==> quartz <==
==> flow/design.v (excerpt) <==
module top #(
    parameter D_WIDTH = 16,
    parameter Q_BITS  = 13
)(
  input logic [D_WIDTH - 1 : 0] angle_in,
  input logic signed [D_WIDTH - 1 : 0] currA_in,
  input logic signed [D_WIDTH - 1 : 0] currB_in,
  input logic signed [D_WIDTH - 1 : 0] currC_in,
  input logic signed [D_WIDTH - 1 : 0] currT_in,
  input logic        [D_WIDTH - 1 : 0] periodTop,
  output logic pwmA_out,
  output logic pwmB_out,
  output logic pwmC_out,
  input logic signed [D_WIDTH - 1 : 0]  kpd, kpq,
  input logic signed [D_WIDTH - 1 : 0]  kid, kiq,
  input logic clear_pid,
  input  logic clk,
  input  logic rstb,
  input  logic valid,
  output logic ready
);
  reg [         15 : 0] angle_r;
  reg [D_WIDTH - 1 : 0] currA_r;
  reg [D_WIDTH - 1 : 0] currB_r;
  reg [D_WIDTH - 1 : 0] currC_r;
  reg [D_WIDTH - 1 : 0] currT_r;
  reg [         15 : 0] periodTop_r;
  reg [4:0]             state;
  reg  [D_WIDTH - 1 : 0] a_in_matmul;
  reg  [D_WIDTH - 1 : 0] b_in_matmul;
  reg  [1:0]             op_in_matmul;
  wire [D_WIDTH - 1 : 0] a_out_matmul;
  wire [D_WIDTH - 1 : 0] b_out_matmul;
  reg [D_WIDTH - 1 : 0] c_out_calc;
  reg [D_WIDTH - 1 : 0] park_d_r, park_q_r;
  reg [D_WIDTH - 1 : 0] va_r, vb_r;
  wire    cordic_out_valid;
  wire    matmul_out_valid;
  wire    pid_d_out_valid;
  wire    pid_q_out_valid;
  wire    svm_out_valid;
  reg     cordic_done;
  reg     clarke_done;
  reg     pid_d_done;
  reg     pid_q_done;
  wire    [         15 : 0] sin, cos;
  wire    [D_WIDTH - 1 : 0] pid_d_out, pid_q_out;
  reg     start_cordic;
  reg     start_matmul;
  reg     start_PID;
  reg     start_svm;
  always @(posedge clk or negedge rstb) begin
    if (!rstb) begin
      angle_r       <= 0;
      currA_r       <= 0;
      currB_r       <= 0;
      currC_r       <= 0;
      currT_r       <= 0;
      periodTop_r   <= 0;
      state         <= 0;
      ready         <= 1;
      start_cordic  <= 0;
      start_matmul  <= 0;
      start_PID     <= 0;
      start_svm     <= 0;
      clarke_done   <= 0;
      cordic_done   <= 0;
      pid_d_done    <= 0;
      pid_q_done    <= 0;
      a_in_matmul   <= 0;
  ...
clock: 3.58 ns
lec_check: 0
abc_area: 1
cap_margin: 20
core_margin: 2
core_utilization: 72
cts_cluster_diameter: 373
cts_cluster_size: 97
place_density: 0.6
slew_margin: 20
tns_end_percent: 5
run.sh (not shown) runs the stock make flow with config.mk's settings and CLKGATE_MAP_FILE=.
==> lagoon (differences from quartz) <==
==> flow/config.mk (replaced) <==
export PLATFORM = sky130hd
export DESIGN_NAME = top
export DESIGN_NICKNAME = top
export VERILOG_FILES = /design/flow/design.v
export SDC_FILE = /design/flow/constraint.sdc
export NUM_CORES = 4
export LEC_CHECK = 0
export CAP_MARGIN = 20
export CORE_MARGIN = 2
export CORE_UTILIZATION = 40
export PLACE_DENSITY = 0.6
export SLEW_MARGIN = 20
==> flow/constraint.sdc (replaced) <==
create_clock -name core_clock -period 8.74 [get_ports {clk}]
set_input_delay 1.7480 -clock core_clock [delete_from_list [all_inputs] [get_ports {clk}]]
set_output_delay 1.7480 -clock core_clock [all_outputs]
set_load 0.01 [all_outputs]
==> sierra (differences from quartz) <==
==> flow/config.mk (replaced) <==
export PLATFORM = sky130hd
export DESIGN_NAME = top
export DESIGN_NICKNAME = top
export VERILOG_FILES = /design/flow/design.v
export SDC_FILE = /design/flow/constraint.sdc
export NUM_CORES = 4
export LEC_CHECK = 0
export ABC_AREA = 0
export CAP_MARGIN = 20
export CELL_PAD_IN_SITES_DETAIL_PLACEMENT = 0
export CORE_ASPECT_RATIO = 1.04
export CORE_MARGIN = 2
export CORE_UTILIZATION = 72
export MAX_ROUTING_LAYER = met5
export MIN_ROUTING_LAYER = met1
export PLACE_DENSITY_LB_ADDON = 0.2
export SETUP_SLACK_MARGIN = 1.38
export SLEW_MARGIN = 20
==> flow/constraint.sdc (replaced) <==
create_clock -name core_clock -period 5.08 [get_ports {clk}]
set_input_delay 1.0160 -clock core_clock [delete_from_list [all_inputs] [get_ports {clk}]]
set_output_delay 1.0160 -clock core_clock [all_outputs]
set_load 0.01 [all_outputs]
==> run_results.csv <==
group,metric,value,unit
yosys,post_synth_and_or_nand_nor_area_fraction,19.8,%
global_route,grt_overflow_total,9,
yosys,syn_area,101000,sq um
place,placement_stage_cell_area,116000,sq um
yosys,yosys-top-cells-area,"sky130_fd_sc_hd__fa_1 24%, sky130_fd_sc_hd__dfrtp_1 20%, sky130_fd_sc_hd__nand2_1 11%, sky130_fd_sc_hd__ha_1 11%, sky130_fd_sc_hd__inv_1 9.9%",
yosys,post_synth_inst_count,13100,
outcome,run_status,"did not finish",
cts,cts_setup_buffers,50,
yosys,yosys.stat.chipArea,101000,sq um
yosys,share_of_cell_area_taken_by_muxes_after_synthesis,0.0111,%
outcome,outcome.stop_stage,"global routing",
outcome,run.stop_error,"[ERROR GRT-0232] Routing congestion too high. Check the congestion heatmap in the GUI.",
global_route,gr-usage-met1,66.6,%
cts,postCtsHoldBufs,1,
(the above is from quartz)
==> run_results.csv <==
group,metric,value,unit
outcome,run_status,"failed layout checks",
outcome,violations,"setup timing",
cts,clk_path_buf_depth,3,
yosys,syn_area,94600,sq um
global_route,grt_overflow_total,0,
detailed_routing,wire_length_on_met3,41900,um
yosys,yosys.stat.chipArea,94600,sq um
yosys,post_synth_inst_count,10300,
cts,cts-root-buf,"sky130_fd_sc_hd__clkbuf_16",
power_and_ir_drop,clock_power_share,49.1,%
layout,fillers,6005,
cts,cts_setup_buffers,130,
global_route,gr-usage-met1,52.1,%
yosys,yosys-top-cells-area,"sky130_fd_sc_hd__fa_1 25%, sky130_fd_sc_hd__dfrtp_1 22%, sky130_fd_sc_hd__ha_1 12%, sky130_fd_sc_hd__inv_1 6.8%, sky130_fd_sc_hd__nand2_1 6.2%",
place,placement_stage_cell_area,106000,sq um
layout,comb_area_share,60.3,%
yosys,post_synth_and_or_nand_nor_area_fraction,13.9,%
final_timing,worst_slack,-2.98,ns
final_timing,setup_viol,191,
cts,postCtsHoldBufs,0,
(the above is from sierra)
==> run_results.csv <==
group,metric,value,unit
run,stage_log_warnings,75,
power_and_ir_drop,pwr_density_cell,86.5,nW/um^2
layout,mi_logic_area,65300,sq um
yosys,syn_area,94600,sq um
yosys,yosys-top-cells-area,"sky130_fd_sc_hd__fa_1 25%, sky130_fd_sc_hd__dfrtp_1 22%, sky130_fd_sc_hd__ha_1 12%, sky130_fd_sc_hd__inv_1 6.8%, sky130_fd_sc_hd__nand2_1 6.2%",
cts,cts_setup_buffers,0,
yosys,post_synth_and_or_nand_nor_area_fraction,13.9,%
outcome,run_status,"timing/DRC/antenna clean",
layout,post-route-util,43.8,%
global_route,grt_start_max_net_pins,174,
yosys,yosys.stat.chipArea,94600,sq um
cts,postCtsHoldBufs,0,
global_route,gr-usage-met1,28.3,%
critical_path,timing.rr.end,"svm0.tC[14]",
place,placement_stage_cell_area,99600,sq um
place,place_inst,13300,
global_route,grt_overflow_total,0,
yosys,synth-main-ff-cell,"sky130_fd_sc_hd__dfrtp_1",
final_timing,fin_tns_setup,0,ns
critical_path,timing.reg2reg.worst_path_depth,25,
yosys,top_cell,"sky130_fd_sc_hd__inv_1",
detailed_routing,drt_drc_violations_left,0,
(the above is from lagoon)

========
==> try-delta: inputs <==
Starting RTL as in the previous note.
clock: 12.3 ns
lec_check: 0
abc_area: 1
cap_margin: 20
cell_pad_in_sites_detail_placement: 0
core_aspect_ratio: 1.04
core_margin: 2
core_utilization: 65
cts_cluster_diameter: 123
max_routing_layer: met5
min_routing_layer: met1
place_density_lb_addon: 0.04
setup_slack_margin: -0.9
slew_margin: 20
==> inputs of try-maple, as changes to try-delta <==
Settings changed: ABC_AREA 1 to default, CELL_PAD_IN_SITES_DETAIL_PLACEMENT 0 to default, CORE_ASPECT_RATIO 1.04 to default, CORE_UTILIZATION 65 to 40, CTS_CLUSTER_DIAMETER 123 to default, GPL_ROUTABILITY_DRIVEN from default to 0, HOLD_SLACK_MARGIN from default to 0.04, MAX_ROUTING_LAYER met5 to default, MIN_ROUTING_LAYER met1 to default, PLACE_DENSITY_LB_ADDON 0.04 to default, SETUP_SLACK_MARGIN -0.9 to default.
==> flow/constraint.sdc (replaced) <==
create_clock -name core_clock -period 10.0 [get_ports {clk}]
set_input_delay 2.0000 -clock core_clock [delete_from_list [all_inputs] [get_ports {clk}]]
set_output_delay 2.0000 -clock core_clock [all_outputs]
set_load 0.01 [all_outputs]
==> inputs of try-yarrow, as changes to try-delta <==
Settings changed: ABC_AREA 1 to default, CELL_PAD_IN_SITES_DETAIL_PLACEMENT 0 to default, CORE_ASPECT_RATIO 1.04 to default, CORE_UTILIZATION 65 to 72, CTS_CLUSTER_DIAMETER 123 to 61, MAX_ROUTING_LAYER met5 to default, MIN_ROUTING_LAYER met1 to default, PLACE_DENSITY from default to 0.89, PLACE_DENSITY_LB_ADDON 0.04 to default, SETUP_SLACK_MARGIN -0.9 to 1.81.
==> flow/constraint.sdc (replaced) <==
create_clock -name core_clock -period 7.25 [get_ports {clk}]
set_input_delay 1.4500 -clock core_clock [delete_from_list [all_inputs] [get_ports {clk}]]
set_output_delay 1.4500 -clock core_clock [all_outputs]
set_load 0.01 [all_outputs]
==> results <==
try-delta produced a clean layout. try-maple produced a clean layout. try-yarrow finished with negative setup slack left. Die area: try-delta is lower than try-maple (34%). Against try-yarrow, the synthesized cell count of try-delta is higher by about 28%. The lowest register-to-register slack belongs to try-yarrow, the highest to try-delta. In flip-flop count, try-yarrow and try-delta do not differ. Against try-delta, the synthesized area of try-maple is lower by 6.4%.

========
==> inputs of run A <==
top again, from the RTL that the note above started with.
Design top, start of the top module:
module top #(
    parameter D_WIDTH = 16,
    parameter Q_BITS  = 13
)(
  input logic [D_WIDTH - 1 : 0] angle_in,
  input logic signed [D_WIDTH - 1 : 0] currA_in,
  input logic signed [D_WIDTH - 1 : 0] currB_in,
  input logic signed [D_WIDTH - 1 : 0] currC_in,
  input logic signed [D_WIDTH - 1 : 0] currT_in,
  input logic        [D_WIDTH - 1 : 0] periodTop,
  output logic pwmA_out,
  output logic pwmB_out,
  output logic pwmC_out,
  input logic signed [D_WIDTH - 1 : 0]  kpd, kpq,
  input logic signed [D_WIDTH - 1 : 0]  kid, kiq,
  input logic clear_pid,
  input  logic clk,
  input  logic rstb,
  input  logic valid,
  output logic ready
);
  reg [         15 : 0] angle_r;
  reg [D_WIDTH - 1 : 0] currA_r;
  reg [D_WIDTH - 1 : 0] currB_r;
  reg [D_WIDTH - 1 : 0] currC_r;
  reg [D_WIDTH - 1 : 0] currT_r;
  reg [         15 : 0] periodTop_r;
  reg [4:0]             state;
  reg  [D_WIDTH - 1 : 0] a_in_matmul;
  reg  [D_WIDTH - 1 : 0] b_in_matmul;
  reg  [1:0]             op_in_matmul;
  wire [D_WIDTH - 1 : 0] a_out_matmul;
  wire [D_WIDTH - 1 : 0] b_out_matmul;
  reg [D_WIDTH - 1 : 0] c_out_calc;
  reg [D_WIDTH - 1 : 0] park_d_r, park_q_r;
  reg [D_WIDTH - 1 : 0] va_r, vb_r;
  wire    cordic_out_valid;
  wire    matmul_out_valid;
  wire    pid_d_out_valid;
  wire    pid_q_out_valid;
  wire    svm_out_valid;
  reg     cordic_done;
  reg     clarke_done;
  reg     pid_d_done;
  reg     pid_q_done;
  wire    [         15 : 0] sin, cos;
  wire    [D_WIDTH - 1 : 0] pid_d_out, pid_q_out;
  reg     start_cordic;
  reg     start_matmul;
  reg     start_PID;
  reg     start_svm;
  always @(posedge clk or negedge rstb) begin
    if (!rstb) begin
      angle_r       <= 0;
      currA_r       <= 0;
      currB_r       <= 0;
      currC_r       <= 0;
      currT_r       <= 0;
      periodTop_r   <= 0;
      state         <= 0;
      ready         <= 1;
      start_cordic  <= 0;
      start_matmul  <= 0;
      start_PID     <= 0;
      start_svm     <= 0;
      clarke_done   <= 0;
      cordic_done   <= 0;
      pid_d_done    <= 0;
  ...
clock: 12.3 ns
lec_check: 0
abc_area: 1
cap_margin: 20
cell_pad_in_sites_detail_placement: 0
core_aspect_ratio: 1.04
core_margin: 2
core_utilization: 58
max_routing_layer: met5
min_routing_layer: met1
place_density_lb_addon: 0.04
slew_margin: 20
==> run M: changes against run A <==
ABC_AREA = 0   (was 1)
CAP_MARGIN = 10   (was 20)
CORE_UTILIZATION = 72   (was 58)
PLACE_DENSITY = 0.36   (was default)
PLACE_DENSITY_LB_ADDON = default   (was 0.04)
SETUP_SLACK_MARGIN = 1.11   (was default)
==> flow/constraint.sdc (replaced) <==
create_clock -name core_clock -period 6.81 [get_ports {clk}]
set_input_delay 1.3620 -clock core_clock [delete_from_list [all_inputs] [get_ports {clk}]]
set_output_delay 1.3620 -clock core_clock [all_outputs]
set_load 0.01 [all_outputs]
==> comparison <==
- Run A completed without violations. Run M completed and failed the layout checks on setup timing.
- In run M the non-clock buffer count is higher than in run A, by 437.
- Utilization: run A is lower than run M (20 points).
- Of run A and run M, run M has the higher fmax (gap about 12%, measured against run M).
- Against run M, the die area of run A is higher by 32%.
- Critical path depth: run M is higher than run A (3).
- First-iteration DRC count: run A is smaller than run M (4.0%).
- Of run M and run A, run M has the higher power (gap 3.0%, measured against run A).
- Between run M and run A, the lower clock-buffer cell count is in run M (gap 27).
- Final area: run M is smaller than run A (0.38%).
==> figures <==
# fillers: run A 15.7k; run M 7,790
Clock Skews: run A 0.0576 ns; run M 0.0298 ns
Power per cell area: run A 101 nW/µm²; run M 105 nW/µm²
Total of clock buffers placed in the layout: run A 145; run M 118
Stage-log warning count: run A 71; run M 77
Outcome: run A timing/DRC/antenna clean; run M failed layout checks
Reasons for failing layout checks: run A -; run M setup timing
Reported sequential group power: run A 2.81 mW; run M 5.03 mW
Yosys stat cell total: run A 13.1k; run M 10.3k
Startpoint of the most critical setup path: run A svm0.state[3]; run M svm0.state[4]
Sequential group share of total power: run A 25.7%; run M 44.6%
Combinational cell area excluding buffers and inverters: run A 67,900 µm²; run M 68,300 µm²
Leakage: run A 58.0 nW; run M 53.3 nW
Die Span X: run A 413 µm; run M 359 µm
Placeable core region: run A 173,000 µm²; run M 130,000 µm²
Inverters: run A 2,725; run M 1,729
Iter 0 DRT Violations: run A 6,917; run M 7,202
Gate count after technology mapping: run A 13.1k; run M 10.3k
R2r worst-path depth: run A 26; run M 29
Setup repair after global routing missed its margin: run A no; run M yes

========
==> 04-28: inputs <==
Starting RTL as in the previous note.
Settings: LEC_CHECK=0, ABC_AREA=0, CAP_MARGIN=20, CELL_PAD_IN_SITES_GLOBAL_PLACEMENT=1, CORE_ASPECT_RATIO=0.66, CORE_MARGIN=8, CORE_UTILIZATION=40, GPL_ROUTABILITY_DRIVEN=0, GPL_TIMING_DRIVEN=1, HOLD_SLACK_MARGIN=0.04, MAX_ROUTING_LAYER=met4, PLACE_DENSITY_LB_ADDON=0.08, SLEW_MARGIN=20, TNS_END_PERCENT=10; clock period 10.0 ns.
==> 05-17 (differences from 04-28) <==
==> flow/config.mk (replaced) <==
export PLATFORM = sky130hd
export DESIGN_NAME = top
export DESIGN_NICKNAME = top
export VERILOG_FILES = /design/flow/design.v
export SDC_FILE = /design/flow/constraint.sdc
export NUM_CORES = 4
export LEC_CHECK = 0
export ABC_AREA = 1
export CAP_MARGIN = 20
export CORE_MARGIN = 2
export CORE_UTILIZATION = 72
export CTS_CLUSTER_DIAMETER = 210
export MAX_ROUTING_LAYER = met4
export PLACE_DENSITY = 0.6
export SLEW_MARGIN = 20
==> flow/constraint.sdc (replaced) <==
create_clock -name core_clock -period 6.76 [get_ports {clk}]
set_input_delay 1.3520 -clock core_clock [delete_from_list [all_inputs] [get_ports {clk}]]
set_output_delay 1.3520 -clock core_clock [all_outputs]
set_load 0.01 [all_outputs]
==> comparison <==
05-17 ran to the end with no violations. 04-28 produced a clean layout.
Of 04-28 and 05-17, 04-28 has the higher worst setup slack (gap 1.0 ns).
Between 05-17 and 04-28, the lower area after synthesis is in 04-28 (gap about 7%, measured against 04-28).
Clock skew: 04-28 is higher than 05-17 (0.0088 ns).
Of 05-17 and 04-28, 05-17 has the higher utilization (gap 35 points).
Power figures rest on the tool's default switching activity, not on a simulated workload.
